==> flow/design.v <==
module DFF(D,clk,reset,Q);
	input D;  
	input clk;  
	input reset;  
	output reg Q;  
	always @(posedge clk or posedge reset) 
	begin
 		if(reset==1'b1)
  		Q <= 1'b0; 
 		else 
  		Q <= D; 
	end 
endmodule 
module partial_products (
	input [31:0]a,
	input [31:0]b,
	output reg [31:0][63:0]p_prods
);
	integer i;
	always @(a or b)
	begin
		for(i=0; i<32; i=i+1)begin
			if(b[i] == 1)begin
				p_prods[i] = a << i;
			end
			else
				p_prods[i] = 64'h00000000;
		end
	end
endmodule
module FA (
	input [63:0] x,
	input [63:0] y,
	input [63:0] z,
	output [63:0] u,
	output [63:0] v);
assign u = x^y^z;
assign v[0] = 0;
assign v[63:1] = (x&y) | (y&z) | (z&x);
endmodule
module rdcla (sum, cout, a, b, cin,clk);
	input [31:0] a, b;
	input cin,clk;
	output reg [31:0] sum;
	output reg cout;
	wire [32:0] carry0, carry1;
	wire [32:0] carry0_1, carry1_1, carry0_2, carry1_2, carry0_4, carry1_4, carry0_8, carry1_8, carry0_16, carry1_16;
	wire [32:0] carry0_1d, carry1_1d, carry0_2d, carry1_2d, carry0_4d, carry1_4d, carry0_8d, carry1_8d, carry0_16d, carry1_16d;
	wire [32:0] carry_final;
	wire [31:0] p0, p1, p2, p3, p4, p5, p6;
	assign carry0[0] = 1'b0;
	assign carry1[0] = 1'b1;
	assign p0 = a^b;
	DFF DFFP1 [31:0] (p0,clk,1'b0,p1);
	DFF DFFP2 [31:0] (p1,clk,1'b0,p2);
	DFF DFFP3 [31:0] (p2,clk,1'b0,p3);
	DFF DFFP4 [31:0] (p3,clk,1'b0,p4);
	DFF DFFP5 [31:0] (p4,clk,1'b0,p5);
	DFF DFFP6 [31:0] (p5,clk,1'b0,p6);
	assign carry_final = carry0_16 | (carry1_16 & {33{cin}});
	always @(*)
	begin
		sum = p6^carry_final[31:0];
		cout = carry_final[32];	
	end
	kpg_init init [32:1] (carry1[32:1], carry0[32:1], a[31:0], b[31:0], clk);
	assign carry1_1d[0] = carry1[0];
	assign carry0_1d[0] = carry0[0];
	assign carry1_2d[1:0] = carry1_1[1:0];
	assign carry0_2d[1:0] = carry0_1[1:0];
	assign carry1_4d[3:0] = carry1_2[3:0];
	assign carry0_4d[3:0] = carry0_2[3:0];
	assign carry1_8d[7:0] = carry1_4[7:0];
	assign carry0_8d[7:0] = carry0_4[7:0];
	assign carry1_16d[15:0] = carry1_8[15:0];
	assign carry0_16d[15:0] = carry0_8[15:0];
	kpg itr_1 [32:1] (carry1[32:1], carry0[32:1], carry1[31:0], carry0[31:0], carry1_1d[32:1], carry0_1d[32:1]);
	DFF DFF1 [32:0] (carry1_1d[32:0],clk,1'b0,carry1_1[32:0]);
	DFF DFF2 [32:0] (carry0_1d[32:0],clk,1'b0,carry0_1[32:0]);
	kpg itr_2 [32:2] (carry1_1[32:2], carry0_1[32:2], carry1_1[30:0], carry0_1[30:0], carry1_2d[32:2], carry0_2d[32:2]);
	DFF DFF3 [32:0] (carry1_2d[32:0],clk,1'b0,carry1_2[32:0]);
	DFF DFF4 [32:0] (carry0_2d[32:0],clk,1'b0,carry0_2[32:0]);
	kpg itr_4 [32:4] (carry1_2[32:4], carry0_2[32:4], carry1_2[28:0], carry0_2[28:0], carry1_4d[32:4], carry0_4d[32:4]);
	DFF DFF5 [32:0] (carry1_4d[32:0],clk,1'b0,carry1_4[32:0]);
	DFF DFF6 [32:0] (carry0_4d[32:0],clk,1'b0,carry0_4[32:0]);
	kpg itr_8 [32:8] (carry1_4[32:8], carry0_4[32:8], carry1_4[24:0], carry0_4[24:0], carry1_8d[32:8], carry0_8d[32:8]);
	DFF DFF7 [32:0] (carry1_8d[32:0],clk,1'b0,carry1_8[32:0]);
	DFF DFF8 [32:0] (carry0_8d[32:0],clk,1'b0,carry0_8[32:0]);
	kpg itr_16 [32:16] (carry1_8[32:16], carry0_8[32:16], carry1_8[16:0], carry0_8[16:0], carry1_16d[32:16], carry0_16d[32:16]);
	DFF DFF9 [32:0] (carry1_16d[32:0],clk,1'b0,carry1_16[32:0]);
	DFF DFF10 [32:0] (carry0_16d[32:0],clk,1'b0,carry0_16[32:0]);
endmodule
module kpg_init (
	output reg out1, out0,
	input a, b,clk
);
	always @(posedge clk)
	case ({a, b})
		2'b00: begin
			out0 <= 1'b0; out1 <= 1'b0;
		end
		2'b11: begin
			out0 <= 1'b1; out1 <= 1'b1;
		end
		default: begin 
			out0 <= 1'b0; out1 <= 1'b1;
		end
	endcase
endmodule
module kpg (
	input cur_bit_1, cur_bit_0, prev_bit_1, prev_bit_0,
	output reg out_bit_1, out_bit_0
);
	always @(*)
	begin
		if({cur_bit_1, cur_bit_0} == 2'b00)
			{out_bit_1, out_bit_0} = 2'b00;
		else if({cur_bit_1, cur_bit_0} == 2'b11)
			{out_bit_1, out_bit_0} = 2'b11;
		else
			{out_bit_1, out_bit_0} = {prev_bit_1, prev_bit_0};
	end
endmodule
module wallace (
	input [31:0] a,
	input [31:0] b,
	input clk,
	output [63:0] out
);
	wire [31:0][63:0]p_prods;
	integer i;
	partial_products pp (a, b, p_prods);
	wire [63:0] u_l11, v_l11, u_l12, v_l12, u_l13, v_l13, u_l14, v_l14, u_l15, v_l15, u_l16, v_l16, u_l17, v_l17, u_l18, v_l18, u_l19, v_l19, u_l110, v_l110;
	wire [63:0] u_l11d, v_l11d, u_l12d, v_l12d, u_l13d, v_l13d, u_l14d, v_l14d, u_l15d, v_l15d, u_l16d, v_l16d, u_l17d, v_l17d, u_l18d, v_l18d, u_l19d, v_l19d, u_l110d, v_l110d;
	FA l11 (p_prods[0][63:0], p_prods[1][63:0], p_prods[2][63:0], u_l11d[63:0], v_l11d[63:0]);
	FA l12 (p_prods[3][63:0], p_prods[4][63:0], p_prods[5][63:0], u_l12d[63:0], v_l12d[63:0]);
	FA l13 (p_prods[6][63:0], p_prods[7][63:0], p_prods[8][63:0], u_l13d[63:0], v_l13d[63:0]);
	FA l14 (p_prods[9][63:0], p_prods[10][63:0], p_prods[11][63:0], u_l14d[63:0], v_l14d[63:0]);
	FA l15 (p_prods[12][63:0], p_prods[13][63:0], p_prods[14][63:0], u_l15d[63:0], v_l15d[63:0]);
	FA l16 (p_prods[15][63:0], p_prods[16][63:0], p_prods[17][63:0], u_l16d[63:0], v_l16d[63:0]);
	FA l17 (p_prods[18][63:0], p_prods[19][63:0], p_prods[20][63:0], u_l17d[63:0], v_l17d[63:0]);
	FA l18 (p_prods[21][63:0], p_prods[22][63:0], p_prods[23][63:0], u_l18d[63:0], v_l18d[63:0]);
	FA l19 (p_prods[24][63:0], p_prods[25][63:0], p_prods[26][63:0], u_l19d[63:0], v_l19d[63:0]);
	FA l110 (p_prods[27][63:0], p_prods[28][63:0], p_prods[29][63:0], u_l110d[63:0], v_l110d[63:0]);
	DFF DFF_ul11 [63:0] (u_l11d[63:0],clk,1'b0,u_l11[63:0]);
	DFF DFF_ul12 [63:0] (u_l12d[63:0],clk,1'b0,u_l12[63:0]);
	DFF DFF_ul13 [63:0] (u_l13d[63:0],clk,1'b0,u_l13[63:0]);
	DFF DFF_ul14 [63:0] (u_l14d[63:0],clk,1'b0,u_l14[63:0]);
	DFF DFF_ul15 [63:0] (u_l15d[63:0],clk,1'b0,u_l15[63:0]);
	DFF DFF_ul16 [63:0] (u_l16d[63:0],clk,1'b0,u_l16[63:0]);
	DFF DFF_ul17 [63:0] (u_l17d[63:0],clk,1'b0,u_l17[63:0]);
	DFF DFF_ul18 [63:0] (u_l18d[63:0],clk,1'b0,u_l18[63:0]);
	DFF DFF_ul19 [63:0] (u_l19d[63:0],clk,1'b0,u_l19[63:0]);
	DFF DFF_ul110 [63:0] (u_l110d[63:0],clk,1'b0,u_l110[63:0]);
	DFF DFF_vl11 [63:0] (v_l11d[63:0],clk,1'b0,v_l11[63:0]);
	DFF DFF_vl12 [63:0] (v_l12d[63:0],clk,1'b0,v_l12[63:0]);
	DFF DFF_vl13 [63:0] (v_l13d[63:0],clk,1'b0,v_l13[63:0]);
	DFF DFF_vl14 [63:0] (v_l14d[63:0],clk,1'b0,v_l14[63:0]);
	DFF DFF_vl15 [63:0] (v_l15d[63:0],clk,1'b0,v_l15[63:0]);
	DFF DFF_vl16 [63:0] (v_l16d[63:0],clk,1'b0,v_l16[63:0]);
	DFF DFF_vl17 [63:0] (v_l17d[63:0],clk,1'b0,v_l17[63:0]);
	DFF DFF_vl18 [63:0] (v_l18d[63:0],clk,1'b0,v_l18[63:0]);
	DFF DFF_vl19 [63:0] (v_l19d[63:0],clk,1'b0,v_l19[63:0]);
	DFF DFF_vl110 [63:0] (v_l110d[63:0],clk,1'b0,v_l110[63:0]);
	wire [63:0] u_l21, v_l21, u_l22, v_l22, u_l23, v_l23, u_l24, v_l24, u_l25, v_l25, u_l26, v_l26, u_l27, v_l27;
	wire [63:0] u_l21d, v_l21d, u_l22d, v_l22d, u_l23d, v_l23d, u_l24d, v_l24d, u_l25d, v_l25d, u_l26d, v_l26d, u_l27d, v_l27d;
	FA l21 (u_l11[63:0], v_l11[63:0], u_l12[63:0], u_l21d[63:0], v_l21d[63:0]);
	FA l22 (v_l12[63:0], u_l13[63:0], v_l13[63:0], u_l22d[63:0], v_l22d[63:0]);
	FA l23 (u_l14[63:0], v_l14[63:0], u_l15[63:0], u_l23d[63:0], v_l23d[63:0]);
	FA l24 (v_l15[63:0], u_l16[63:0], v_l16[63:0], u_l24d[63:0], v_l24d[63:0]);
	FA l25 (u_l17[63:0], v_l17[63:0], u_l18[63:0], u_l25d[63:0], v_l25d[63:0]);
	FA l26 (v_l18[63:0], u_l19[63:0], v_l19[63:0], u_l26d[63:0], v_l26d[63:0]);
	wire [63:0] p30_1, p31_1, p31_2;
	DFF DFF_p30_1 [63:0] (p_prods[30][63:0],clk,1'b0,p30_1[63:0]);
	DFF DFF_p31_1 [63:0] (p_prods[31][63:0],clk,1'b0,p31_1[63:0]);
	DFF DFF_p31_2 [63:0] (p31_1[63:0],clk,1'b0,p31_2[63:0]);
	FA l27 (u_l110[63:0], v_l110[63:0], p30_1[63:0], u_l27d[63:0], v_l27d[63:0]);
	DFF DFF_ul21 [63:0] (u_l21d[63:0],clk,1'b0,u_l21[63:0]);
	DFF DFF_ul22 [63:0] (u_l22d[63:0],clk,1'b0,u_l22[63:0]);
	DFF DFF_ul23 [63:0] (u_l23d[63:0],clk,1'b0,u_l23[63:0]);
	DFF DFF_ul24 [63:0] (u_l24d[63:0],clk,1'b0,u_l24[63:0]);
	DFF DFF_ul25 [63:0] (u_l25d[63:0],clk,1'b0,u_l25[63:0]);
	DFF DFF_ul26 [63:0] (u_l26d[63:0],clk,1'b0,u_l26[63:0]);
	DFF DFF_ul27 [63:0] (u_l27d[63:0],clk,1'b0,u_l27[63:0]);
	DFF DFF_vl21 [63:0] (v_l21d[63:0],clk,1'b0,v_l21[63:0]);
	DFF DFF_vl22 [63:0] (v_l22d[63:0],clk,1'b0,v_l22[63:0]);
	DFF DFF_vl23 [63:0] (v_l23d[63:0],clk,1'b0,v_l23[63:0]);
	DFF DFF_vl24 [63:0] (v_l24d[63:0],clk,1'b0,v_l24[63:0]);
	DFF DFF_vl25 [63:0] (v_l25d[63:0],clk,1'b0,v_l25[63:0]);
	DFF DFF_vl26 [63:0] (v_l26d[63:0],clk,1'b0,v_l26[63:0]);
	DFF DFF_vl27 [63:0] (v_l27d[63:0],clk,1'b0,v_l27[63:0]);
	wire [63:0] u_l31, v_l31, u_l32, v_l32, u_l33, v_l33, u_l34, v_l34, u_l35, v_l35;
	wire [63:0] u_l31d, v_l31d, u_l32d, v_l32d, u_l33d, v_l33d, u_l34d, v_l34d, u_l35d, v_l35d;
	FA l31 (u_l21[63:0], v_l21[63:0], u_l22[63:0], u_l31d[63:0], v_l31d[63:0]);
	FA l32 (v_l22[63:0], u_l23[63:0], v_l23[63:0], u_l32d[63:0], v_l32d[63:0]);
	FA l33 (u_l24[63:0], v_l24[63:0], u_l25[63:0], u_l33d[63:0], v_l33d[63:0]);
	FA l34 (v_l25[63:0], u_l26[63:0], v_l26[63:0], u_l34d[63:0], v_l34d[63:0]);
	FA l35 (u_l27[63:0], v_l27[63:0], p31_2[63:0], u_l35d[63:0], v_l35d[63:0]);
	DFF DFF_ul31 [63:0] (u_l31d[63:0],clk,1'b0,u_l31[63:0]);
	DFF DFF_ul32 [63:0] (u_l32d[63:0],clk,1'b0,u_l32[63:0]);
	DFF DFF_ul33 [63:0] (u_l33d[63:0],clk,1'b0,u_l33[63:0]);
	DFF DFF_ul34 [63:0] (u_l34d[63:0],clk,1'b0,u_l34[63:0]);
	DFF DFF_ul35 [63:0] (u_l35d[63:0],clk,1'b0,u_l35[63:0]);
	DFF DFF_vl31 [63:0] (v_l31d[63:0],clk,1'b0,v_l31[63:0]);
	DFF DFF_vl32 [63:0] (v_l32d[63:0],clk,1'b0,v_l32[63:0]);
	DFF DFF_vl33 [63:0] (v_l33d[63:0],clk,1'b0,v_l33[63:0]);
	DFF DFF_vl34 [63:0] (v_l34d[63:0],clk,1'b0,v_l34[63:0]);
	DFF DFF_vl35 [63:0] (v_l35d[63:0],clk,1'b0,v_l35[63:0]);
	wire [63:0] u_l41, v_l41, u_l42, v_l42, u_l43, v_l43;
	wire [63:0] u_l41d, v_l41d, u_l42d, v_l42d, u_l43d, v_l43d;
	FA l41 (u_l31[63:0], v_l31[63:0], u_l32[63:0], u_l41d[63:0], v_l41d[63:0]);
	FA l42 (v_l32[63:0], u_l33[63:0], v_l33[63:0], u_l42d[63:0], v_l42d[63:0]);
	FA l43 (u_l34[63:0], v_l34[63:0], u_l35[63:0], u_l43d[63:0], v_l43d[63:0]);
	DFF DFF_ul41 [63:0] (u_l41d[63:0],clk,1'b0,u_l41[63:0]);
	DFF DFF_ul42 [63:0] (u_l42d[63:0],clk,1'b0,u_l42[63:0]);
	DFF DFF_ul43 [63:0] (u_l43d[63:0],clk,1'b0,u_l43[63:0]);
	DFF DFF_vl41 [63:0] (v_l41d[63:0],clk,1'b0,v_l41[63:0]);
	DFF DFF_vl42 [63:0] (v_l42d[63:0],clk,1'b0,v_l42[63:0]);
	DFF DFF_vl43 [63:0] (v_l43d[63:0],clk,1'b0,v_l43[63:0]);
	wire [63:0] u_l51, v_l51, u_l52, v_l52;
	wire [63:0] u_l51d, v_l51d, u_l52d, v_l52d;
	FA l51 (u_l41[63:0], v_l41[63:0], u_l42[63:0], u_l51d[63:0], v_l51d[63:0]);
	FA l52 (v_l42[63:0], u_l43[63:0], v_l43[63:0], u_l52d[63:0], v_l52d[63:0]);
	DFF DFF_ul51 [63:0] (u_l51d[63:0],clk,1'b0,u_l51[63:0]);
	DFF DFF_ul52 [63:0] (u_l52d[63:0],clk,1'b0,u_l52[63:0]);
	DFF DFF_vl51 [63:0] (v_l51d[63:0],clk,1'b0,v_l51[63:0]);
	DFF DFF_vl52 [63:0] (v_l52d[63:0],clk,1'b0,v_l52[63:0]);
	wire [63:0] u_l61, v_l61;
	wire [63:0] u_l61d, v_l61d;
	FA l61 (u_l51[63:0], v_l51[63:0], u_l52[63:0], u_l61d[63:0], v_l61d[63:0]);
	DFF DFF_ul61 [63:0] (u_l61d[63:0],clk,1'b0,u_l61[63:0]);
	DFF DFF_vl61 [63:0] (v_l61d[63:0],clk,1'b0,v_l61[63:0]);
	wire [63:0] u_l71, v_l71;
	wire [63:0] u_l71d, v_l71d;
	wire [63:0] v_l52_6;
	DFF DFF_vl52_6 [63:0] (v_l52[63:0],clk,1'b0,v_l52_6[63:0]);
	FA l71 (u_l61[63:0], v_l61[63:0], v_l52_6[63:0], u_l71d[63:0], v_l71d[63:0]);
	DFF DFF_ul71 [63:0] (u_l71d[63:0],clk,1'b0,u_l71[63:0]);
	DFF DFF_vl71 [63:0] (v_l71d[63:0],clk,1'b0,v_l71[63:0]);
	wire [63:0] u_l81, v_l81;
	wire [63:0] u_l81d, v_l81d;
	wire [63:0] v_l35_4, v_l35_5, v_l35_6, v_l35_7;
	DFF DFF_vl35_4 [63:0] (v_l35[63:0],clk,1'b0,v_l35_4[63:0]);
	DFF DFF_vl35_5 [63:0] (v_l35_4[63:0],clk,1'b0,v_l35_5[63:0]);
	DFF DFF_vl35_6 [63:0] (v_l35_5[63:0],clk,1'b0,v_l35_6[63:0]);
	DFF DFF_vl35_7 [63:0] (v_l35_6[63:0],clk,1'b0,v_l35_7[63:0]);
	FA l81 (u_l71[63:0], v_l71[63:0], v_l35_7[63:0], u_l81d[63:0], v_l81d[63:0]);
	DFF DFF_ul81 [63:0] (u_l81d[63:0],clk,1'b0,u_l81[63:0]);
	DFF DFF_vl81 [63:0] (v_l81d[63:0],clk,1'b0,v_l81[63:0]);
	wire c,cd;
	rdcla l91 (out[31:0], cd, u_l81[31:0], v_l81[31:0], 1'b0, clk);
	rdcla l92 (out[63:32], , u_l81[63:32], v_l81[63:32], cd, clk);
endmodule
module adder_8bit (a,b,cin,sum);
	input [7:0] a,b;
	input cin;
	output [7:0] sum;
	wire [7:0] partial_sum;
	wire [8:0] carry, p, carry_1, p_1, carry_2, p_2, carry_4, p_4;
	assign carry[0] = cin;
	assign p[0] = 0;
	kpg_initial initializing_kpg [8:1] (a[7:0], b[7:0], p[8:1], carry[8:1]);
	assign p_1[0] = cin;
	assign carry_1[0] = cin;
	assign p_2[1:0] = p_1[1:0];
	assign carry_2[1:0] = carry_1[1:0];
	assign p_4[3:0] = p_2[3:0];
	assign carry_4[3:0] = carry_2[3:0];
	kpg_ iteration_1 [8:1] (p[8:1], carry[8:1], p[7:0], carry[7:0], p_1[8:1], carry_1[8:1]);
	kpg_ iteration_2 [8:2] (p_1[8:2], carry_1[8:2], p_1[6:0], carry_1[6:0], p_2[8:2], carry_2[8:2]);
	kpg_ iteration_4 [8:4] (p_2[8:4], carry_2[8:4], p_2[4:0], carry_2[4:0], p_4[8:4], carry_4[8:4]);
	assign partial_sum = a^b;
	assign sum[7:0] = partial_sum[7:0]^carry_4[7:0];
endmodule
module kpg_initial (
	input a, b,
	output reg p, carry
);
	always @*
	case ({a, b})
		2'b00: begin
			p = 1'b0; carry = 1'b0;
		end
		2'b11: begin
			p = 1'b0; carry = 1'b1;
		end
		default: begin 
			p = 1'b1; carry = 1'b0;
		end
	endcase
endmodule
module kpg_ (
	input current_p, current_carry, from_p, from_carry,
	output reg final_p, final_carry
);
	always @(*)
	begin
		if({current_p, current_carry} == 2'b00)
			{final_p, final_carry} = 2'b00;
		else if({current_p, current_carry} == 2'b01)
			{final_p, final_carry} = 2'b01;
		else
			{final_p, final_carry} = {from_p, from_carry};
	end
endmodule
module fp_multiplier(input [31:0] a,input [31:0] b,output [31:0]out,input clk,
	input rst,input in_valid,output out_valid);
	wire S3,overflow;
	wire [47:0] productd,wallace_out,product;
	wire [7:0] exponent1,exponent2;
	wire [15:0] trim;
	wire [22:0] prod;
	wire [31:0] out1,out2,out3,out1d,out2d,out3d,outd;
	wire [31:0] a15,b15,a16,b16,a17,b17,a18,b18;
	sideband side(clk,a,b,a15,b15,a16,b16,a17,b17,a18,b18);
	reg [18:0] valid;
	always @(posedge clk)
	begin
		if(rst)
			valid <= 19'b0;
		else
			valid <= {valid[17:0],in_valid};
	end
	assign out_valid = valid[18];
	xor (S3,a15[31],b15[31]);
	wallace w1({8'b0,1'b1,a[22:0]},{8'b0,1'b1,b[22:0]},clk,{trim,productd});
	DFF DFF1[47:0] (productd[47:0],clk,1'b0,product[47:0]);
	assign overflow=product[47];
	assign wallace_out=product;
	adder_8bit adder1(a15[30:23],b15[30:23],overflow,exponent1);
	adder_8bit subtract_127(exponent1,8'b10000000,1'b1,exponent2);
	shifter_1bit shift [22:0] (prod[22:0],overflow, wallace_out[45:23], wallace_out[46:24]);
	assign out1d={S3,exponent2,prod};
	DFF DFF3 [31:0] (out1d,clk,1'b0,out1);
	check_zero check1(out2d,a16,b16,out1);  
	DFF DFF4 [31:0] (out2d,clk,1'b0,out2);
	check_inf check2(out3d,a17,b17,out2);  
	DFF DFF5 [31:0] (out3d,clk,1'b0,out3);
	check_nan check3(outd,a18,b18,out3);  
	DFF DFF6 [31:0] (outd,clk,1'b0,out);
endmodule
module sideband(input clk,input [31:0] a,input [31:0] b,
	output [31:0] a15,output [31:0] b15,output [31:0] a16,output [31:0] b16,
	output [31:0] a17,output [31:0] b17,output [31:0] a18,output [31:0] b18);
	reg [9*18-1:0] da, db;
	always @(posedge clk)
	begin
		da <= {da[9*17-1:0],a[31:23]};
		db <= {db[9*17-1:0],b[31:23]};
	end
	assign a15 = {da[9*15-1 -: 9],23'b0};
	assign b15 = {db[9*15-1 -: 9],23'b0};
	assign a16 = {da[9*16-1 -: 9],23'b0};
	assign b16 = {db[9*16-1 -: 9],23'b0};
	assign a17 = {da[9*17-1 -: 9],23'b0};
	assign b17 = {db[9*17-1 -: 9],23'b0};
	assign a18 = {da[9*18-1 -: 9],23'b0};
	assign b18 = {db[9*18-1 -: 9],23'b0};
endmodule
module shifter_1bit(output prod,input overflow,input out1,input out2);
	assign prod = (!overflow & out1) | (overflow & out2);
endmodule
module check_zero(output [31:0] out,input [31:0] a,	input [31:0] b,	input [31:0] prod);
	wire is_zero = ((|a[30:23]) & (|b[30:23]));		 
	assign out = (prod & {32{is_zero}}) | (32'b0_00000000_00000000000000000000000 & {32{!is_zero}});
endmodule
module check_inf(output [31:0] out,input [31:0] a,	input [31:0] b,input [31:0] prod);
	wire is_inf = ((&a[30:23]) | (&b[30:23]));		 
	assign out = (prod & {32{!is_inf}}) | ({a[31] ^ b[31], 31'b11111111_00000000000000000000000} & {32{is_inf}});
endmodule
module check_nan(output [31:0] out,input [31:0] a,	input [31:0] b,	input [31:0] prod);
	wire is_nan = ((&a[30:23]) & !(|b[30:23])) || (!(|a[30:23]) & (&b[30:23]));		 
	assign out = (prod & {32{!is_nan}}) | ({32'b0_11111111_11111111111111111111111} & {32{is_nan}});
endmodule
==> flow/run.sh <==
#!/bin/bash
# the make line also repeats each setting of config.mk as NAME=value (left out here)
make -C /OpenROAD-flow-scripts/flow DESIGN_CONFIG=/design/flow/config.mk WORK_HOME=/design/flow/orfs CLKGATE_MAP_FILE= finish
==> flow/config.mk <==
export PLATFORM = sky130hd
export DESIGN_NAME = fp_multiplier
export DESIGN_NICKNAME = fp_multiplier
export VERILOG_FILES = /design/flow/design.v
export SDC_FILE = /design/flow/constraint.sdc
export NUM_CORES = 4
export LEC_CHECK = 0
export ABC_AREA = 1
export CAP_MARGIN = 20
export CORE_MARGIN = 2
export CORE_UTILIZATION = 72
export CTS_CLUSTER_SIZE = 53
export PLACE_DENSITY = 0.37
export SETUP_SLACK_MARGIN = 0.39
export SLEW_MARGIN = 20
==> flow/constraint.sdc <==
create_clock -name core_clock -period 1.35 [get_ports {clk}]
set_input_delay 0.2700 -clock core_clock [delete_from_list [all_inputs] [get_ports {clk}]]
set_output_delay 0.2700 -clock core_clock [all_outputs]
set_load 0.01 [all_outputs]
==> results of run 1 <==
[metal layers]
layer  global-route usage, %  part of all wire, %  wire [µm]  vias to the layer above
li1                        -                    -          -                    18000
met2                    47.3                   51      81900                     1457
met3                    4.67                  6.4      10300                      487
met4                    9.20                  4.3       6830                        8
met1                    33.9                   38      61500                    19400
met5                       0                0.029         47                        -
[stage by stage]
| stage | area [µm²] | util, % |
|---|---|---|
| floorplan | 76700 | - |
| global placement | 78800 | 76.5 |
| detailed placement | 78800 | 76.5 |
| CTS | 87800 | 85.2 |
| global route | 89600 | 86.9 |
| finish | 89600 | 86.9 |
[layout make-up]
| cell class | count | area share [%] |
|---|---|---|
| diodes | 1 | 0.00279 |
| multi-input cells | 2202 | 23.9 |
| inverters | 868 | 3.64 |
| clock inverters | 86 | 1.05 |
| repair buffers | 301 | 4.61 |
| flip-flops and latches | 2560 | 57.4 |
| well taps | 1380 | 1.93 |
| clock buffers | 327 | 7.42 |
[repair_timing]
action	4_1_cts	5_1_grt
pin swaps	64	85
resized	389	301
gates cloned	11	27
buffers inserted	14	17
endpoints found under the hold margin	31	2
endpoints found under the setup margin	227	311
hold buffers	32	2
==> run summary, run 1 <==
run results: run status complete, but fails checks, Layout Check Fails setup timing, adder and majority gate portion of the synthesized area 17.7%, part of the Yosys area used for sequential elements between 60 and 70%, power per cell area 2210 nW/µm², Remaining DRCs 0, Registers, synthesis 2560, number of port buffers 99, power in the clock group 64.4 mW, antenna violations before repair 13, final critical-path setup slack -908 ps, mean post-synth cell area 12.9 µm², Non-Filler Instances 7725, Net Count, Synth 6576, switching power 52.3 mW, Max Buffers Root-to-Sink 3, number of distinct standard cells referenced by the synthesized netlist 32, global route overflow 0, combined buffer and inverter count along the critical path 3, overall fraction of global-route tracks in use 26.9%, origin of the worst min-delay path b[11], wire length reported by the detailed router 161000 µm, AND-OR/OR-AND Cells, Area Fraction 1.82%, number of setup violations in the final report 130, depth of the worst register-to-register path 13, critical path capture point DFF3[30].Q$_DFF_P_, sum of internal, switching and leakage power 198 mW, # Cells Yosys between 5000 and 6000, largest vdd supply drop 0.00158 V, Tcrit/Tclk final 167%, CP max stage delay 430 ps, critical path's top delay family simple AND/OR/NAND/NOR gates, internal power about 150 mW, Synthesis Warnings 9, CTS clock-pin slew for the worst setup and hold paths 70 ps, layout overhead on the synthesized area 20.2%, Crit Reg-Reg Startpoint side.db[132]$_DFF_P_, cell count along the critical path 13, Final HPWL DP 80000 µm, Crit Reg-Reg Endpoint DFF3[30].Q$_DFF_P_, Hold Crit Depth 2, number of pins with negative max-slew slack in the final report 0, core area 103000 µm², switch share 26.4%, Antenna Nets Post-Route 0, Placer Congestion 0.853, type of the worst setup path register to register, cells after synthesis roughly 5800, yosys-reported design area after synthesis 74500 µm², post-synthesis xor/xnor area fraction less than 1%, Max Fclk 0.443 GHz, TNS Setup -23270 ps, worst slew margin relative to its limit 65.8%, maximum capacitance violations 0, most frequent CP cell sky130_fd_sc_hd__nand2_1, Logic area 21400 µm², final worst hold slack 30.3 ps, maximum number of pins on one net before global-route repair 26, crit path launch type register, average wire per cell in the routed design approximately 21 µm, portion of total power attributed to the clock network 32.6%, tool warning count 63, proportion of netlist area held by the largest area contributor 68.8%, vertical die size 326 µm, top power group registers, worst path arrival time 2970 ps, CP Launch Point side.db[132]$_DFF_P_, Pleak between 40 and 50 nW, Clock Skews 26.9 ps, primary flip-flop cell chosen by synthesis mapping sky130_fd_sc_hd__dfxtp_1, min Tclk post-route 2260 ps, x dimension of the die around 330 µm, power in combinational cells 25.4 mW, dominant cells by area after synthesis sky130_fd_sc_hd__dfxtp_1, sky130_fd_sc_hd__fa_1, sky130_fd_sc_hd__nand2_1, FP Core Util 72.3%, register cell area after layout 51400 µm², vias per cell 5.09, kind of path behind the tightest hold check input pin to register, top comb family, area adder cells, Worst Hold Endpoint w1.DFF_ul14[34].Q$_DFF_P_, portion of total power attributed to combinational logic 12.9%, number of top-level pins 100, most instantiated cells after synthesis sky130_fd_sc_hd__dfxtp_1, sky130_fd_sc_hd__nand2_1, sky130_fd_sc_hd__inv_1, sky130_fd_sc_hd__fa_1, sky130_fd_sc_hd__ha_1, Simple Share, Synth 6.06%, crit end category register, first-pass iteration count of the detailed router 6, sequential logic power 108 mW, Die Footprint 106000 µm², Post-Syn Area 74500 µm², cell breakdown of the critical path inv_1, ha_1, inv_1, nand3_2, nand2_2, o21ai_4, nand2_1, nand2_1, nand2_1, nand2_2, inv_1, nand2_1, nand2_1, worst slack at placement -457 ps, post-synth tally of flip-flops with integrated enable 0, insertion delay at the late pin of the worst-skew pair 820 ps, final hold viol count 0, post-placement cell count 7208, slowest cell on the critical path sky130_fd_sc_hd__ha_1, crit path max fanout 3, number of vias in the routed layout 39300, RSZ-0062 raised after global routing yes, H-tree level count 4, setup slack on the worst flop-to-flop path -910 ps, share of cell area taken by muxes after synthesis 0%, actual slew at the worst max-slew pin ~510 ps, required time of the worst setup path 2060 ps, part of the power in registers 54.6%, biggest area consumer among synthesized cells sky130_fd_sc_hd__dfxtp_1, vias in the first global route around 42000, share of flip-flops with an asynchronous set or reset 0%, dominant cell by count in the synthesized netlist sky130_fd_sc_hd__dfxtp_1, final-layout fill cell count 4389, drt first-iter violations ~2800, wire length of the first global-routing pass 220000 µm, floorplan row count ~120, CTS Sinks 2560, CTS root buffer sky130_fd_sc_hd__clkbuf_16, total clock buffers created by CTS 221, clock tree from TritonCTS yes, number of nets at the end of the flow around 7000
==> inputs of run 2 (changes only) <==
- ABC_AREA: 1 -> not set
- CTS_CLUSTER_DIAMETER: not set -> 248
- CTS_CLUSTER_SIZE: 53 -> not set
- PLACE_DENSITY: 0.37 -> not set
- SETUP_SLACK_MARGIN: 0.39 -> not set
- clock period: 1.35 -> 1.93 ns (I/O delays scaled with it)
==> run 2 against run 1 <==
The layout still fails its checks (setup timing). Global-route usage is 3.2 points lower. Clock-buffer cell count shrank 4. Sequential cell count did not move. Die size decreased by 1.8%. Sequential power shrank 31%. Sequential share of layout area rose by 3.2 points. Fmax is 0.47% lower. Total power fell by 32%. Hold slack better by 30 ps.
==> run summary, run 2 <==
run results: final hold viol count 0 (unchanged), depth of the worst register-to-register path 10 (-3), most instantiated cells after synthesis sky130_fd_sc_hd__dfxtp_1, sky130_fd_sc_hd__and2_1, sky130_fd_sc_hd__fa_1, sky130_fd_sc_hd__ha_1, sky130_fd_sc_hd__maj3_1, maximum number of pins on one net before global-route repair 33 (+27%), kind of path behind the tightest hold check input pin to register, actual slew at the worst max-slew pin 618 ps (+106 ps), power in the clock group 46.1 mW (-28%), met2 track utilization from global routing 40.7% (-6.6 points), tool warning count 63 (unchanged), switch share 23.7% (-2.8 points), floorplan row count 116 (-1.7%), critical path's top delay family adder cells, cells after synthesis 4627 (-20%), Final HPWL DP 71400 µm (-11%), Tcrit/Tclk final 118% (-50 points), setup slack on the worst flop-to-flop path -340 ps (+570 ps), largest vdd supply drop 0.000985 V (-38%), share of cell area taken by muxes after synthesis 0.455% (+0.45 points), sequential logic power 74.7 mW (-31%), worst path arrival time 2940 ps (-30 ps), average wire per cell in the routed design 18.5 µm (-11%), met3 demand-to-capacity share in global routing 4.63% (-0.043 points), vertical die size 323 µm (-0.90%), crit path launch type register, biggest area consumer among synthesized cells sky130_fd_sc_hd__dfxtp_1, Die Footprint 104000 µm² (-1.8%), maximum capacitance violations 0 (unchanged), critical path capture point DFF3[30].Q$_DFF_P_, crit end category register, placed standard-cell area 76400 µm² (-3.1%), Max Fclk 0.441 GHz (-0.47%), number of port buffers 99 (unchanged), post-placement cell count 6019 (-16%), vias per cell 4.93 (-3.2%), part of the Yosys area used for sequential elements 70.0% (+1.3 points), number of nets at the end of the flow 5702 (-18%), Remaining DRCs 0 (unchanged), number of pins with negative max-slew slack in the final report 0 (unchanged), type of the worst setup path register to register, Worst Hold Endpoint side.db[6]$_DFF_P_, adder and majority gate portion of the synthesized area 21.0% (+3.3 points), layout overhead on the synthesized area 15.5%, crit path max fanout 3 (unchanged), global route overflow 0 (unchanged), top comb family, area adder cells, final critical-path setup slack -339 ps (+569 ps), primary flip-flop cell chosen by synthesis mapping sky130_fd_sc_hd__dfxtp_1, Crit Reg-Reg Startpoint side.db[126]$_DFF_P_, dominant cells by area after synthesis sky130_fd_sc_hd__dfxtp_1, sky130_fd_sc_hd__fa_1, sky130_fd_sc_hd__and2_1, core area 100000 µm² (-2.5%), run status complete, but fails checks, cell breakdown of the critical path inv_2, fa_2, nor4b_4, a31oi_2, a21boi_1, mux2i_1, xor2_1, buf_4, nor3_4, xnor2_1, grt met1 use 30.6% (-3.3 points), FP Core Util 72.8% (+0.55 points), Net Count, Synth 5431 (-17%), final-layout fill cell count 4798 (+9.3%), internal power 102 mW (-30%), combined buffer and inverter count along the critical path 2 (-1), Max Buffers Root-to-Sink 3 (unchanged), Hold Crit Depth 1 (-1), portion of total power attributed to combinational logic 10.0% (-2.9 points), H-tree level count 4 (unchanged), register cell area after layout 51300 µm² (-0.35%), vias in the first global route 35600 (-15%), Post-Syn Area 73200 µm² (-1.8%), power in combinational cells 13.5 mW (-47%), Registers, synthesis 2560 (unchanged), origin of the worst min-delay path b[29], first-pass iteration count of the detailed router 5 (-1), x dimension of the die 323 µm (-0.90%), worst slew margin relative to its limit 58.6% (-7.2 points), required time of the worst setup path 2600 ps (+540 ps), Clock Skews 17.9 ps (-9.02 ps), Non-Filler Instances 6448 (-17%), RSZ-0062 raised after global routing yes, switching power 31.8 mW (-39%), cell count along the critical path 10 (-3), wire length of the first global-routing pass 189000 µm (-14%), Simple Share, Synth 6.39% (+0.34 points), number of distinct standard cells referenced by the synthesized netlist 41 (+28%), dominant cell by count in the synthesized netlist sky130_fd_sc_hd__dfxtp_1, design area 84500 µm² (-5.7%), # Cells Yosys 4627 (-20%), portion of total power attributed to the clock network 34.3% (+1.7 points), insertion delay at the late pin of the worst-skew pair 790 ps (-30 ps), mean post-synth cell area 15.8 µm² (+22%), Pleak 36.1 nW (-16%), most crowded layer after global routing met2, post-synth tally of flip-flops with integrated enable 0 (unchanged), Antenna Nets Post-Route 0 (unchanged), overall fraction of global-route tracks in use 23.8% (-3.2 points), number of vias in the routed layout 31800 (-19%), Crit Reg-Reg Endpoint DFF3[30].Q$_DFF_P_, CP Launch Point side.db[126]$_DFF_P_, part of the power in registers 55.6% (+1.0 points), top power group registers, drt first-iter violations 1331 (-53%), post-synthesis xor/xnor area fraction 0.527% (+0.13 points), AND-OR/OR-AND Cells, Area Fraction 0.233% (-1.6 points), Synthesis Warnings 9 (unchanged), CTS Sinks 2560 (unchanged), Layout Check Fails setup timing, number of top-level pins 100 (unchanged), slowest cell on the critical path sky130_fd_sc_hd__fa_2, antenna violations before repair 5 (-8), number of setup violations in the final report 4 (-97%), total clock buffers created by CTS 220 (-0.45%), share of flip-flops with an asynchronous set or reset 0% (unchanged), TNS Setup -886 ps (+22390 ps), proportion of netlist area held by the largest area contributor 70.0% (+1.3 points), sum of internal, switching and leakage power 134 mW (-32%), min Tclk post-route 2270 ps (+10.7 ps), CTS root buffer sky130_fd_sc_hd__clkbuf_16, clock tree from TritonCTS yes, CTS clock-pin slew for the worst setup and hold paths 60 ps (about the same), wire length reported by the detailed router 119000 µm (-26%), yosys-reported design area after synthesis 73200 µm² (-1.8%), Placer Congestion 0.777 (-8.9%), power per cell area 1590 nW/µm² (-28%), CP max stage delay 420 ps (about the same), Logic area 21100 µm² (-1.6%)
-- run 2: metrics by stage --
stage,setup WS (ps),util [%],hold WS [ps]
floorplan,-200,-,310
global route,-408,84.1,18.3
global placement,-300,76.1,310
CTS,-248,84.0,1.32
finish,-339,84.1,60.7
detailed placement,-375,76.1,312
-- run 2: per-layer routing --
| layer | vias up | wire (µm) |
|---|---|---|
| met5 | - | 11 |
| met4 | 2 | 2670 |
| met3 | 218 | 5210 |
| met2 | 562 | 59200 |
| met1 | 15900 | 52000 |
| li1 | 15100 | - |
-- run 2: layout make-up --
class	count	area share (%)
flip-flops and latches	2560	60.7
well taps	1357	2.01
multi-input cells	1837	25.0
clock buffers	323	7.78
repair buffers	188	2.62
clock inverters	83	1.54
inverters	91	0.404
diodes	9	0.0267
-- run 2: what timing repair did --
action | 4_1_cts | 5_1_grt
resized | 46 | 12
buffers inserted | 5 | 2
pin swaps | 12 | 7
endpoints found under the setup margin | 37 | 5
hold buffers | 7 | 0
endpoints found under the hold margin | 7 | 0
==> inputs of run 3 (changes only) <==
- CORE_UTILIZATION: 72 -> 40
- CTS_CLUSTER_DIAMETER: 248 -> not set
- SETUP_SLACK_MARGIN: not set -> 0.63
- clock period: 1.93 -> 2.44 ns (I/O delays scaled with it)
==> run 3 against run 2 <==
Now clean on timing, DRC and antenna. Via count decreased by 2.9%. Clock-buffer cell count increased by 20. Global-route usage decreased by 12 points. Non-clock buffer count decreased by 27. Critical path depth unchanged. Total power decreased by 21%. Wire length decreased by 8.1%. Clock skew increased by 51 ps.
==> run summary, run 3 <==
run results: number of top-level pins 100 (unchanged), layout overhead on the synthesized area 17.4%, Max Fclk 0.451 GHz (+2.4%), Registers, synthesis 2560 (unchanged), number of nets at the end of the flow 5692 (-0.18%), crit path launch type register, overall fraction of global-route tracks in use 12.1% (-12 points), FP Core Util 40.4% (-32 points), floorplan row count 156 (+34%), sequential logic power 58.7 mW (-21%), crit path max fanout 3 (unchanged), cells after synthesis 4627 (unchanged), tool warning count 61 (-3.2%), RSZ-0062 raised after global routing yes, # Cells Yosys 4627 (unchanged), Net Count, Synth 5431 (unchanged), design area 85900 µm² (+1.6%), part of the power in registers 55.4% (-0.2 points), drt first-iter violations 1104 (-17%), power in combinational cells 9.82 mW (-27%), worst slack at placement 102 ps (+477 ps), number of vias in the routed layout 30900 (-2.9%), type of the worst setup path register to register, vertical die size 432 µm (+34%), core area 181000 µm² (+81%), final critical-path setup slack 224 ps (+563 ps), Pleak 36.1 nW (about the same), Remaining DRCs 0 (unchanged), placed standard-cell area 77500 µm² (+1.4%), H-tree level count 4 (unchanged), worst slew margin relative to its limit 53.2% (-5.5 points), yosys-reported design area after synthesis 73200 µm² (unchanged), proportion of netlist area held by the largest area contributor 70.0% (unchanged), number of pins with negative max-slew slack in the final report 0 (unchanged), Post-Syn Area 73200 µm² (unchanged), clock tree from TritonCTS yes, biggest area consumer among synthesized cells sky130_fd_sc_hd__dfxtp_1, antenna violations before repair 5 (unchanged), actual slew at the worst max-slew pin 702 ps (+83.2 ps), maximum capacitance violations 0 (unchanged), CP max stage delay 390 ps (-30 ps), wire length of the first global-routing pass 178000 µm (-5.9%), top comb family, area adder cells, post-synth tally of flip-flops with integrated enable 0 (unchanged), required time of the worst setup path 3150 ps (+550 ps), number of setup violations in the final report 0 (-4), Simple Share, Synth 6.39% (unchanged), AND-OR/OR-AND Cells, Area Fraction 0.233% (unchanged), cell count along the critical path 10 (unchanged), Die Footprint 186000 µm² (+79%), CTS clock-pin slew for the worst setup and hold paths 60 ps (about the same), adder and majority gate portion of the synthesized area 21.0% (unchanged), Antenna Nets Post-Route 0 (unchanged), Crit Reg-Reg Endpoint DFF3[30].Q$_DFF_P_, share of cell area taken by muxes after synthesis 0.455% (unchanged), average wire per cell in the routed design 14.6 µm (-21%), Worst Hold Endpoint side.db[4]$_DFF_P_, mean post-synth cell area 15.8 µm² (unchanged), Synthesis Warnings 9 (unchanged), Tcrit/Tclk final 90.8% (-27 points), final-layout fill cell count 15400 (+220%), Hold Crit Depth 1 (unchanged), most instantiated cells after synthesis sky130_fd_sc_hd__dfxtp_1, sky130_fd_sc_hd__and2_1, sky130_fd_sc_hd__fa_1, sky130_fd_sc_hd__ha_1, sky130_fd_sc_hd__maj3_1, final hold viol count 0 (unchanged), critical path capture point DFF3[30].Q$_DFF_P_, dominant cells by area after synthesis sky130_fd_sc_hd__dfxtp_1, sky130_fd_sc_hd__fa_1, sky130_fd_sc_hd__and2_1, CP Launch Point side.db[126]$_DFF_P_, portion of total power attributed to the clock network 35.3% (+1.0 points), insertion delay at the late pin of the worst-skew pair 840 ps (+50 ps), share of flip-flops with an asynchronous set or reset 0% (unchanged), switching power 25.0 mW (-21%), Clock Skews 69.3 ps (+51.4 ps), total clock buffers created by CTS 237 (+7.7%), setup slack on the worst flop-to-flop path 220 ps (+560 ps), power per cell area 1230 nW/µm² (-22%), x dimension of the die 432 µm (+34%), Placer Congestion 0.749 (-3.5%), core utilization of the finished layout 47.4% (-37 points), CTS root buffer sky130_fd_sc_hd__clkbuf_16, worst path arrival time 2930 ps (about the same), slowest cell on the critical path sky130_fd_sc_hd__fa_2, vias in the first global route 33500 (-5.9%), origin of the worst min-delay path b[27], run status finished clean, number of port buffers 99 (unchanged), CTS Sinks 2560 (unchanged), depth of the worst register-to-register path 10 (unchanged), post-synthesis xor/xnor area fraction 0.527% (unchanged), wire length reported by the detailed router 109000 µm (-8.1%), largest vdd supply drop 0.000815 V (-17%), critical path's top delay family XOR/XNOR gates, Crit Reg-Reg Startpoint side.db[126]$_DFF_P_, kind of path behind the tightest hold check input pin to register, number of distinct standard cells referenced by the synthesized netlist 41 (unchanged), part of the Yosys area used for sequential elements 70.0% (unchanged), maximum number of pins on one net before global-route repair 33 (unchanged), Max Buffers Root-to-Sink 3 (unchanged), sum of internal, switching and leakage power 106 mW (-21%), min Tclk post-route 2220 ps (-53.0 ps), portion of total power attributed to combinational logic 9.3% (-0.7 points), number of buffers inserted for hold repair after clock tree synthesis 0 (-7), internal power 80.9 mW (-21%), TNS Setup 0 ps (+886 ps), crit end category register, combined buffer and inverter count along the critical path 2 (unchanged), power in the clock group 37.4 mW (-19%), global route overflow 0 (unchanged), dominant cell by count in the synthesized netlist sky130_fd_sc_hd__dfxtp_1, first-pass iteration count of the detailed router 5 (unchanged), switch share 23.6% (-0.084 points), Final HPWL DP 73500 µm (+2.9%), primary flip-flop cell chosen by synthesis mapping sky130_fd_sc_hd__dfxtp_1, top power group registers, vias per cell 4.13 (-16%), cell breakdown of the critical path inv_2, fa_2, nor4b_4, a31oi_2, a21boi_2, mux2i_1, xor2_1, buf_4, nor3_4, xnor2_1
-- run 3: timing repair --
action                                  4_1_cts  5_1_grt
buffers inserted                              6        1
endpoints found under the setup margin       38       34
gates resized                               172       26
pin swaps                                    12        4
-- run 3: cell type report --
class,count,area [µm²],share of cell area (%)
multi-input cells,1837,21100,24.6
flip-flops and latches,2560,51300,59.7
inverters,91,342,0.398
diodes,1,2.50,0.00291
clock inverters,105,1420,1.65
repair buffers,161,1910,2.23
clock buffers,343,6840,7.96
well taps,2370,2970,3.45
-- run 3: metal layers --
layer  vias up  GRT usage [%]  part of all wire (%)
li1      15100              -                     -
met1     15100           16.2                    48
met2       481           19.3                    45
met3       235           2.66                   4.2
met4         0           4.60                   2.9
met5         -              0                     0
-- run 3: metrics by stage --
step	hold slack, ps	instances
floorplan	310	4627
global placement	310	7012
detailed placement	312	7012
CTS	18.7	7466
global route	36.1	7467
finish	113	7468
==> inputs of run 4 (changes only) <==
- GPL_ROUTABILITY_DRIVEN: not set -> 0
- SETUP_SLACK_MARGIN: 0.63 -> not set
- TNS_END_PERCENT: not set -> 15
- clock period: 2.44 -> 1.35 ns (I/O delays scaled with it)
==> run 4 against run 3 <==
Sequential power is 81% higher. Critical path depth decreased by 2. Hold slack gained 3.2 ps. The layout now fails its checks (setup timing). Clock power is 79% higher. Global-route usage grew 0.065 points. Utilization grew 0.38 points. Sequential cell count stayed put. Cell count increased by 0.78%. Combinational power rose by 84%. Worst setup slack got worse by 1000 ps. Sequential share of layout area fell by 0.47 points. Largest power group unchanged. Largest cell class unchanged. Clock-buffer cell count shrank 4.
==> run summary, run 4 <==
run results: run status complete, but fails checks, Layout Check Fails setup timing, layout overhead on the synthesized area 18.3%, largest vdd supply drop 0.00144 V (+77%), cell count along the critical path 8 (-2), biggest area consumer among synthesized cells sky130_fd_sc_hd__dfxtp_1, core area 181000 µm² (unchanged), design area 86500 µm² (+0.79%), maximum number of pins on one net before global-route repair 33 (unchanged), origin of the worst min-delay path b[11], proportion of netlist area held by the largest area contributor 70.0% (unchanged), Max Buffers Root-to-Sink 3 (unchanged), Logic area 21200 µm² (+0.36%), sum of internal, switching and leakage power 191 mW (+81%), switch share 23.7% (+0.12 points), Synthesis Warnings 9 (unchanged), setup slack on the worst flop-to-flop path -820 ps (-1040 ps), cells after synthesis 4627 (unchanged), Worst Hold Endpoint w1.DFF_ul14[34].Q$_DFF_P_, Die Footprint 186000 µm² (unchanged), actual slew at the worst max-slew pin 560 ps (-142 ps), Clock Skews 54.2 ps (-15.1 ps), overall fraction of global-route tracks in use 12.2% (+0.065 points), power per cell area 2210 nW/µm² (+79%), first-pass iteration count of the detailed router 4 (-1), worst path arrival time 2900 ps (-30 ps), antenna violations before repair 3 (-2), crit end category register, type of the worst setup path register to register, yosys-reported design area after synthesis 73200 µm² (unchanged), power in the clock group 67.0 mW (+79%), Non-Filler Instances 7526 (+0.78%), FP Core Util 40.4% (unchanged), portion of total power attributed to combinational logic 9.5% (+0.2 points), number of vias in the routed layout 31100 (+0.85%), sequential logic power 106 mW (+81%), Final HPWL DP 74600 µm (+1.4%), part of the Yosys area used for sequential elements 70.0% (unchanged), share of flip-flops with an asynchronous set or reset 0% (unchanged), Crit Reg-Reg Startpoint side.db[126]$_DFF_P_, core utilization of the finished layout 47.7% (+0.38 points), vertical die size 432 µm (unchanged), portion of total power attributed to the clock network 35.0% (-0.3 points), number of top-level pins 100 (unchanged), wire length of the first global-routing pass 179000 µm (+0.55%), placed standard-cell area 78000 µm² (+0.68%), switching power 45.4 mW (+81%), min Tclk post-route 2170 ps (-50.8 ps), CTS root buffer sky130_fd_sc_hd__clkbuf_16, TNS Setup -21420 ps (-21420 ps), H-tree level count 4 (unchanged), Net Count, Synth 5431 (unchanged), critical path capture point DFF3[30].Q$_DFF_P_, power in combinational cells 18.1 mW (+84%), CTS Sinks 2560 (unchanged), tool warning count 60 (-1.6%), Hold Crit Depth 2 (+1), crit path launch type register, vias per cell 4.13 (about the same), register cell area after layout 51300 µm² (unchanged), number of pins with negative max-slew slack in the final report 0 (unchanged), maximum capacitance violations 0 (unchanged), post-placement cell count 7062 (+0.71%), total clock buffers created by CTS 236 (-0.42%), part of the power in registers 55.5% (about the same), primary flip-flop cell chosen by synthesis mapping sky130_fd_sc_hd__dfxtp_1, combined buffer and inverter count along the critical path 0 (-2), RSZ-0062 raised after global routing yes, top power group registers, global route overflow 0 (unchanged), final critical-path setup slack -815 ps (-1040 ps), adder and majority gate portion of the synthesized area 21.0% (unchanged), x dimension of the die 432 µm (unchanged), worst slew margin relative to its limit 62.6% (+9.4 points), top comb family, area adder cells, mean post-synth cell area 15.8 µm² (unchanged), CP max stage delay 400 ps (about the same), average wire per cell in the routed design 14.7 µm (+0.13%), cell breakdown of the critical path ha_4, nor3b_4, mux2_4, xnor2_2, nand3_1, or3_4, nor3_2, xnor2_1, worst slack at placement -872 ps (-974 ps), final-layout fill cell count 15400 (+0.16%), critical path's top delay family simple AND/OR/NAND/NOR gates, insertion delay at the late pin of the worst-skew pair 850 ps (about the same), internal power 146 mW (+80%), number of setup violations in the final report 104 (+104), most instantiated cells after synthesis sky130_fd_sc_hd__dfxtp_1, sky130_fd_sc_hd__and2_1, sky130_fd_sc_hd__fa_1, sky130_fd_sc_hd__ha_1, sky130_fd_sc_hd__maj3_1, dominant cell by count in the synthesized netlist sky130_fd_sc_hd__dfxtp_1, Crit Reg-Reg Endpoint DFF3[30].Q$_DFF_P_, CTS clock-pin slew for the worst setup and hold paths 60 ps (about the same), # Cells Yosys 4627 (unchanged), Post-Syn Area 73200 µm² (unchanged), Antenna Nets Post-Route 0 (unchanged), required time of the worst setup path 2080 ps (-1070 ps), Pleak 36.5 nW (+1.0%), slowest cell on the critical path sky130_fd_sc_hd__or3_4, wire length reported by the detailed router 110000 µm (+0.90%), post-synthesis xor/xnor area fraction 0.527% (unchanged), Simple Share, Synth 6.39% (unchanged), Max Fclk 0.462 GHz (+2.3%), ANT cells 0 (-1), drt first-iter violations 1002 (-9.2%), dominant cells by area after synthesis sky130_fd_sc_hd__dfxtp_1, sky130_fd_sc_hd__fa_1, sky130_fd_sc_hd__and2_1, floorplan row count 156 (unchanged), number of distinct standard cells referenced by the synthesized netlist 41 (unchanged), crit path max fanout 3 (unchanged), final worst hold slack 116 ps (+3.20 ps), Registers, synthesis 2560 (unchanged), post-synth tally of flip-flops with integrated enable 0 (unchanged), AND-OR/OR-AND Cells, Area Fraction 0.233% (unchanged), number of port buffers 99 (unchanged), final hold viol count 0 (unchanged), number of nets at the end of the flow 5758 (+1.2%), vias in the first global route 33800 (+0.93%), kind of path behind the tightest hold check input pin to register, CP Launch Point side.db[126]$_DFF_P_, Remaining DRCs 0 (unchanged), Tcrit/Tclk final 160% (+70 points), share of cell area taken by muxes after synthesis 0.455% (unchanged), depth of the worst register-to-register path 8 (-2), clock tree from TritonCTS yes
run 4: layer usage:
metal  global-route usage (%)  wire, µm  part of all wire [%]
met1                     16.2     52900                    48
met2                     19.5     49800                    45
met3                     2.81      4840                   4.4
met4                     4.33      2840                   2.6
met5                        0         0                     0
run 4: area by class of cell:
class	instances	share of cell area [%]
clock inverters	101	1.47
flip-flops and latches	2560	59.3
clock buffers	339	8.00
multi-input cells	1838	24.5
well taps	2370	3.43
repair buffers	227	2.98
inverters	91	0.395
run 4: repair_timing:
action | CTS | global route
endpoints found under the hold margin | 19 | 0
cloned | 0 | 1
setup buffers | 3 | 1
setup endpoints to repair | 128 | 105
pin swaps | 10 | 8
gates resized | 168 | 36
hold buffers | 19 | 0
==> inputs of run 5 (changes only) <==
- ABC_AREA: not set -> 0
- CELL_PAD_IN_SITES_DETAIL_PLACEMENT: not set -> 2
- CORE_MARGIN: 2 -> 3
- CORE_UTILIZATION: 40 -> 33
- GPL_ROUTABILITY_DRIVEN: 0 -> not set
- GPL_TIMING_DRIVEN: not set -> 0
- MAX_ROUTING_LAYER: not set -> met5
- MIN_ROUTING_LAYER: not set -> met2
- SETUP_SLACK_MARGIN: not set -> 0.07
- TNS_END_PERCENT: 15 -> 75
- clock period: 1.35 -> 1.51 ns (I/O delays scaled with it)
==> run 5 against run 4 <==
Still fails the layout checks on setup timing. Fmax fell by 8.8%. Sequential share of layout area fell by 1.1 points. Clock skew rose by 23 ps. Sequential cell count did not move.
==> run summary, run 5 <==
run results: run status complete, but fails checks, Layout Check Fails setup timing, number of nets at the end of the flow 5827 (+1.2%), max layer used met5, kind of path behind the tightest hold check input pin to register, final hold viol count 0 (unchanged), CP Launch Point side.db[128]$_DFF_P_, vias per cell 6.04 (+46%), setup slack on the worst flop-to-flop path -860 ps (-50 ps), dominant cells by area after synthesis sky130_fd_sc_hd__dfxtp_1, sky130_fd_sc_hd__fa_1, sky130_fd_sc_hd__and2_1, combined buffer and inverter count along the critical path 1 (+1), core area 220000 µm² (+21%), crit end category register, Remaining DRCs 0 (unchanged), most instantiated cells after synthesis sky130_fd_sc_hd__dfxtp_1, sky130_fd_sc_hd__and2_1, sky130_fd_sc_hd__fa_1, sky130_fd_sc_hd__ha_1, sky130_fd_sc_hd__maj3_1, CTS root buffer sky130_fd_sc_hd__clkbuf_16, total clock buffers created by CTS 275 (+17%), number of vias in the routed layout 49900 (+60%), Antenna Nets Post-Route 0 (unchanged), Final HPWL DP 129000 µm (+73%), Worst Hold Endpoint w1.DFF_ul18[44].Q$_DFF_P_, share of cell area taken by muxes after synthesis 0.455% (unchanged), Die Footprint 227000 µm² (+22%), power in combinational cells 26.4 mW (+46%), CP max stage delay 400 ps (about the same), origin of the worst min-delay path a[21], mean post-synth cell area 15.8 µm² (unchanged), internal power 139 mW (-4.9%), part of the Yosys area used for sequential elements 70.0% (unchanged), AND-OR/OR-AND Cells, Area Fraction 0.233% (unchanged), yosys-reported design area after synthesis 73200 µm² (unchanged), WL met2 127000 µm (+160%), part of the power in registers 51.2% (-4.3 points), number of port buffers 99 (unchanged), biggest area consumer among synthesized cells sky130_fd_sc_hd__dfxtp_1, global route overflow 0 (unchanged), worst slew margin relative to its limit 44.3% (-18 points), largest vdd supply drop 0.000852 V (-41%), wire length reported by the detailed router 231000 µm (+110%), Non-Filler Instances 8259 (+9.7%), maximum capacitance violations 0 (unchanged), type of the worst setup path register to register, wire length of the first global-routing pass 333000 µm (+86%), core utilization of the finished layout 40.1% (-7.6 points), Pleak 37.1 nW (+1.8%), cell count along the critical path 9 (+1), portion of total power attributed to combinational logic 13.5% (+4.0 points), top comb family, area adder cells, Synthesis Warnings 9 (unchanged), actual slew at the worst max-slew pin 835 ps (+276 ps), sequential logic power 100 mW (-6%), overall fraction of global-route tracks in use 30.3% (+18 points), Tcrit/Tclk final 157% (-3.2 points), slowest cell on the critical path sky130_fd_sc_hd__or3b_4, Simple Share, Synth 6.39% (unchanged), average wire per cell in the routed design 28.0 µm (+91%), depth of the worst register-to-register path 9 (+1), insertion delay at the late pin of the worst-skew pair 940 ps (+90 ps), cells after synthesis 4627 (unchanged), number of top-level pins 100 (unchanged), tool warning count 63 (+5.0%), post-synth tally of flip-flops with integrated enable 0 (unchanged), RSZ-0062 raised after global routing yes, crit path launch type register, Crit Reg-Reg Endpoint DFF3[30].Q$_DFF_P_, antenna violations before repair 13 (+10), vertical die size 477 µm (+10%), Placer Congestion 0.842, first-pass iteration count of the detailed router 8 (+4), maximum number of pins on one net before global-route repair 17 (-48%), share of flip-flops with an asynchronous set or reset 0% (unchanged), crit path max fanout 3 (unchanged), critical path capture point DFF3[30].Q$_DFF_P_, CTS Sinks 2560 (unchanged), number of setup violations in the final report 107 (+2.9%), Crit Reg-Reg Startpoint side.db[128]$_DFF_P_, number of distinct standard cells referenced by the synthesized netlist 41 (unchanged), clock tree from TritonCTS yes, final critical-path setup slack -863 ps (-47.8 ps), required time of the worst setup path 2310 ps (+230 ps), power in the clock group 69.2 mW (+3.3%), proportion of netlist area held by the largest area contributor 70.0% (unchanged), primary flip-flop cell chosen by synthesis mapping sky130_fd_sc_hd__dfxtp_1, power per cell area 2220 nW/µm² (+0.30%), cell breakdown of the critical path inv_2, ha_4, or3b_4, o21ba_1, a21oi_2, xnor2_2, or3_4, nor3_4, xnor2_1, FP Core Util 33.2% (-7.1 points), number of pins with negative max-slew slack in the final report 0 (unchanged), x dimension of the die 477 µm (+10%), Registers, synthesis 2560 (unchanged), Max Fclk 0.421 GHz (-8.8%), CTS clock-pin slew for the worst setup and hold paths 70 ps (about the same), drt first-iter violations 7232 (+620%), worst slack at placement -1750 ps (-874 ps), Hold Crit Depth 2 (unchanged), dominant cell by count in the synthesized netlist sky130_fd_sc_hd__dfxtp_1, Post-Syn Area 73200 µm² (unchanged), Clock Skews 77.0 ps (+22.8 ps), top power group registers, switch share 29.1% (+5.4 points), H-tree level count 5 (+1), # Cells Yosys 4627 (unchanged), layout overhead on the synthesized area 20.7%, met1 wire length 0 µm (-100%), worst path arrival time 3170 ps (+270 ps), post-synthesis xor/xnor area fraction 0.527% (unchanged), met3 wirelength from detailed routing 83800 µm (+1600%), floorplan row count 172 (+10%), critical path's top delay family simple AND/OR/NAND/NOR gates, switching power 57.0 mW (+26%), vias in the first global route 63300 (+87%), Max Buffers Root-to-Sink 4 (+1), post-placement cell count 7684 (+8.8%), min Tclk post-route 2370 ps (+208 ps), Net Count, Synth 5431 (unchanged), adder and majority gate portion of the synthesized area 21.0% (unchanged), portion of total power attributed to the clock network 35.3% (+0.3 points)
[run 5: final cells by class]
type                    instances  area [µm²]
clock buffers                 388        8010
clock inverters                78         893
multi-input cells            1837       21600
well taps                    2958        3700
flip-flops and latches       2560       51300
diodes                         89         223
fillers                     21100      132000
repair buffers                152        1570
plain buffers                 106         631
inverters                      91         347
[run 5: layer usage]
metal  vias to the layer above  GRT usage, %
li1                      15400             -
met1                     16300             -
met2                     16500          39.3
met3                      1632          35.2
met4                        68          7.52
met5                         -          9.89
[run 5: timing repair]
| action | 4_1_cts | 5_1_grt |
|---|---|---|
| buffers inserted | 18 | 4 |
| pin swaps | 54 | 19 |
| endpoints found under the hold margin | 23 | 5 |
| gates cloned | 5 | 0 |
| gates resized | 451 | 112 |
| hold buffers | 23 | 3 |
| setup endpoints to repair | 467 | 229 |
[run 5: metrics by stage]
stage | total power [mW] | area [µm²] | hold WS, ps | TNS [ps]
2_1_floorplan | 104 | 73300 | 310 | -2110
3_3_place_gp | 114 | 78000 | 310 | -389680
3_5_place_dp | 120 | 78000 | 313 | -423990
4_1_cts | 194 | 87800 | 23.9 | -11320
5_1_grt | 205 | 88200 | 28.9 | -16510
6_report | 196 | 88300 | 56.6 | -12130
==> inputs of run 6 (changes only) <==
- CELL_PAD_IN_SITES_DETAIL_PLACEMENT: 2 -> 0
- CELL_PAD_IN_SITES_GLOBAL_PLACEMENT: not set -> 3
- CORE_ASPECT_RATIO: not set -> 1.01
- CORE_MARGIN: 3 -> 2
- CORE_UTILIZATION: 33 -> 39
- CTS_CLUSTER_DIAMETER: not set -> 313
- CTS_CLUSTER_SIZE: not set -> 16
- GPL_ROUTABILITY_DRIVEN: not set -> 0
- MAX_ROUTING_LAYER: met5 -> met4
- MIN_ROUTING_LAYER: met2 -> met1
- PLACE_DENSITY_LB_ADDON: not set -> 0.25
- SETUP_SLACK_MARGIN: 0.07 -> 0.47
- SLEW_MARGIN: 20 -> 15
- TNS_END_PERCENT: 75 -> not set
- clock period: 1.51 -> 3.07 ns (I/O delays scaled with it)
==> run 6 against run 5 <==
The run now finishes clean. Die size shrank 16%. Register-to-register slack improved by 1500 ps. Cell count is 10% lower. Utilization increased by 3.9 points. Wire length fell by 44%. First-iteration DRC count decreased by 83%. Global-route usage down 16 points. Combinational power is 68% lower. Critical path depth unchanged. Clock skew decreased by 57 ps.
==> run summary, run 6 <==
run results: power in the clock group 20.9 mW (-70%), critical path capture point DFF3[30].Q$_DFF_P_, most frequent CP cell sky130_fd_sc_hd__xnor2_1, cell breakdown of the critical path inv_1, ha_2, or3b_1, o22ai_1, a21oi_2, xnor2_1, or3_4, nor3_2, xnor2_1, share of flip-flops with an asynchronous set or reset 0% (unchanged), core utilization of the finished layout 44.0% (+3.9 points), CP max stage delay 410 ps (about the same), worst slew margin relative to its limit 26.4% (-18 points), wire length of the first global-routing pass 197000 µm (-41%), post-synth tally of flip-flops with integrated enable 0 (unchanged), portion of total power attributed to the clock network 27.5% (-7.8 points), design area 82000 µm² (-7.1%), yosys-reported design area after synthesis 73200 µm² (unchanged), crit path launch type register, primary flip-flop cell chosen by synthesis mapping sky130_fd_sc_hd__dfxtp_1, global route overflow 0 (unchanged), top power group registers, dominant cells by area after synthesis sky130_fd_sc_hd__dfxtp_1, sky130_fd_sc_hd__fa_1, sky130_fd_sc_hd__and2_1, final-layout fill cell count 16800 (-20%), required time of the worst setup path 3770 ps (+1460 ps), kind of path behind the tightest hold check input pin to register, adder and majority gate portion of the synthesized area 21.0% (unchanged), dominant cell by count in the synthesized netlist sky130_fd_sc_hd__dfxtp_1, Clock Skews 19.5 ps (-57.4 ps), Simple Share, Synth 6.39% (unchanged), Net Count, Synth 5431 (unchanged), switch share 24.4% (-4.7 points), crit path max fanout 5 (+2), part of the power in registers 61.3% (+10 points), number of buffers inserted for hold repair after clock tree synthesis 0 (-100%), AND-OR/OR-AND Cells, Area Fraction 0.233% (unchanged), Tcrit/Tclk final 79.5% (-78 points), H-tree level count 4 (-1), average wire per cell in the routed design 17.4 µm (-38%), floorplan row count 159 (-7.6%), overall fraction of global-route tracks in use 14.2% (-16 points), Final HPWL DP 94900 µm (-27%), first-pass iteration count of the detailed router 5 (-3), Max Buffers Root-to-Sink 3 (-1), portion of total power attributed to combinational logic 11.2% (-2.3 points), largest vdd supply drop 0.000543 V (-36%), biggest area consumer among synthesized cells sky130_fd_sc_hd__dfxtp_1, critical path's top delay family simple AND/OR/NAND/NOR gates, crit end category register, CTS root buffer sky130_fd_sc_hd__clkbuf_16, post-placement cell count 7221 (-6.0%), number of vias in the routed layout 30100 (-40%), antenna violations before repair 15 (+2), CTS Sinks 2560 (unchanged), maximum capacitance violations 0 (unchanged), clock tree from TritonCTS yes, Antenna Nets Post-Route 0 (unchanged), maximum number of pins on one net before global-route repair 17 (unchanged), core area 186000 µm² (-15%), Synthesis Warnings 9 (unchanged), buffers inserted during post-CTS setup optimization 0 (-18), top comb family, area adder cells, Max Fclk 0.410 GHz (-2.8%), worst path arrival time 3140 ps (-30 ps), insertion delay at the late pin of the worst-skew pair 800 ps (-140 ps), run status finished clean, type of the worst setup path register to register, vias in the first global route 32100 (-49%), number of setup violations in the final report 0 (-100%), share of cell area taken by muxes after synthesis 0.455% (unchanged), Crit Reg-Reg Startpoint side.da[128]$_DFF_P_, placed standard-cell area 77300 µm² (-0.89%), actual slew at the worst max-slew pin 1100 ps (+269 ps), CTS clock-pin slew for the worst setup and hold paths 70 ps (about the same), switching power 18.6 mW (-67%), Non-Filler Instances 7421 (-10%), slowest cell on the critical path sky130_fd_sc_hd__or3b_1, internal power 57.5 mW (-59%), RSZ-0062 raised after global routing no, Die Footprint 191000 µm² (-16%), FP Core Util 39.3% (+6.1 points), most instantiated cells after synthesis sky130_fd_sc_hd__dfxtp_1, sky130_fd_sc_hd__and2_1, sky130_fd_sc_hd__fa_1, sky130_fd_sc_hd__ha_1, sky130_fd_sc_hd__maj3_1, Hold Crit Depth 1 (-1), Worst Hold Endpoint side.db[1]$_DFF_P_, origin of the worst min-delay path b[24], vias per cell 4.06 (-33%), number of distinct standard cells referenced by the synthesized netlist 41 (unchanged), tool warning count 57 (-9.5%), mean post-synth cell area 15.8 µm² (unchanged), drt first-iter violations 1239 (-83%), Registers, synthesis 2560 (unchanged), Post-Syn Area 73200 µm² (unchanged), part of the Yosys area used for sequential elements 70.0% (unchanged), cells after synthesis 4627 (unchanged), number of nets at the end of the flow 5709 (-2.0%), number of top-level pins 100 (unchanged), vertical die size 439 µm (-7.9%), sum of internal, switching and leakage power 76.1 mW (-61%), final worst hold slack 247 ps (+191 ps), number of port buffers 99 (unchanged), min Tclk post-route 2440 ps (+68.9 ps), # Cells Yosys 4627 (unchanged), combined buffer and inverter count along the critical path 1 (unchanged), post-synthesis xor/xnor area fraction 0.527% (unchanged), Remaining DRCs 0 (unchanged), Pleak 34.1 nW (-8.1%), power per cell area 928 nW/µm² (-58%), total clock buffers created by CTS 177 (-36%), setup slack on the worst flop-to-flop path 630 ps (+1490 ps), power in combinational cells 8.51 mW (-68%), proportion of netlist area held by the largest area contributor 70.0% (unchanged), sequential logic power 46.6 mW (-53%), cell count along the critical path 9 (unchanged), x dimension of the die 435 µm (-8.8%), depth of the worst register-to-register path 9 (unchanged), final hold viol count 0 (unchanged), layout overhead on the synthesized area 12.1%, wire length reported by the detailed router 129000 µm (-44%), number of pins with negative max-slew slack in the final report 0 (unchanged), CP Launch Point side.da[128]$_DFF_P_, Crit Reg-Reg Endpoint DFF3[30].Q$_DFF_P_
run 6: metrics by stage:
step / setup TNS, ps / worst slack, ps
final: 0 / 628
after global routing: 0 / 458
after CTS: 0 / 481
after detailed placement: -5280 / -158
after global placement: -4460 / -171
after floorplan: 0 / 723
run 6: routing by layer:
metal  global-route usage, %  part of all wire [%]  wire length [µm]  vias up
li1                        -                     -                 -    14900
met1                    19.2                    49             63000    14500
met2                    21.6                    45             57500      445
met3                    2.51                   3.8              4920      243
met4                    5.20                   2.9              3780        0
met5                       -                     0                 0        -
run 6: area by class of cell:
type                       instances  area (µm²)  share of cell area, %
buffer                           139         644                  0.786
sequential                      2560       51300                   62.5
multi-input combinational       1837       21000                   25.6
timing repair buffer              99         991                   1.21
tap                             2495        3120                   3.81
clock buffer                     180        4500                   5.49
inverter                          91         342                  0.416
clock inverter                     9         149                  0.182
antenna                           11        27.5                 0.0336
run 6: repair_timing:
item	4_1_cts	5_1_grt
resized	5	11
endpoints found under the hold margin	0	0
endpoints found under the setup margin	3	3
Power is estimated from default activity; no workload was simulated.
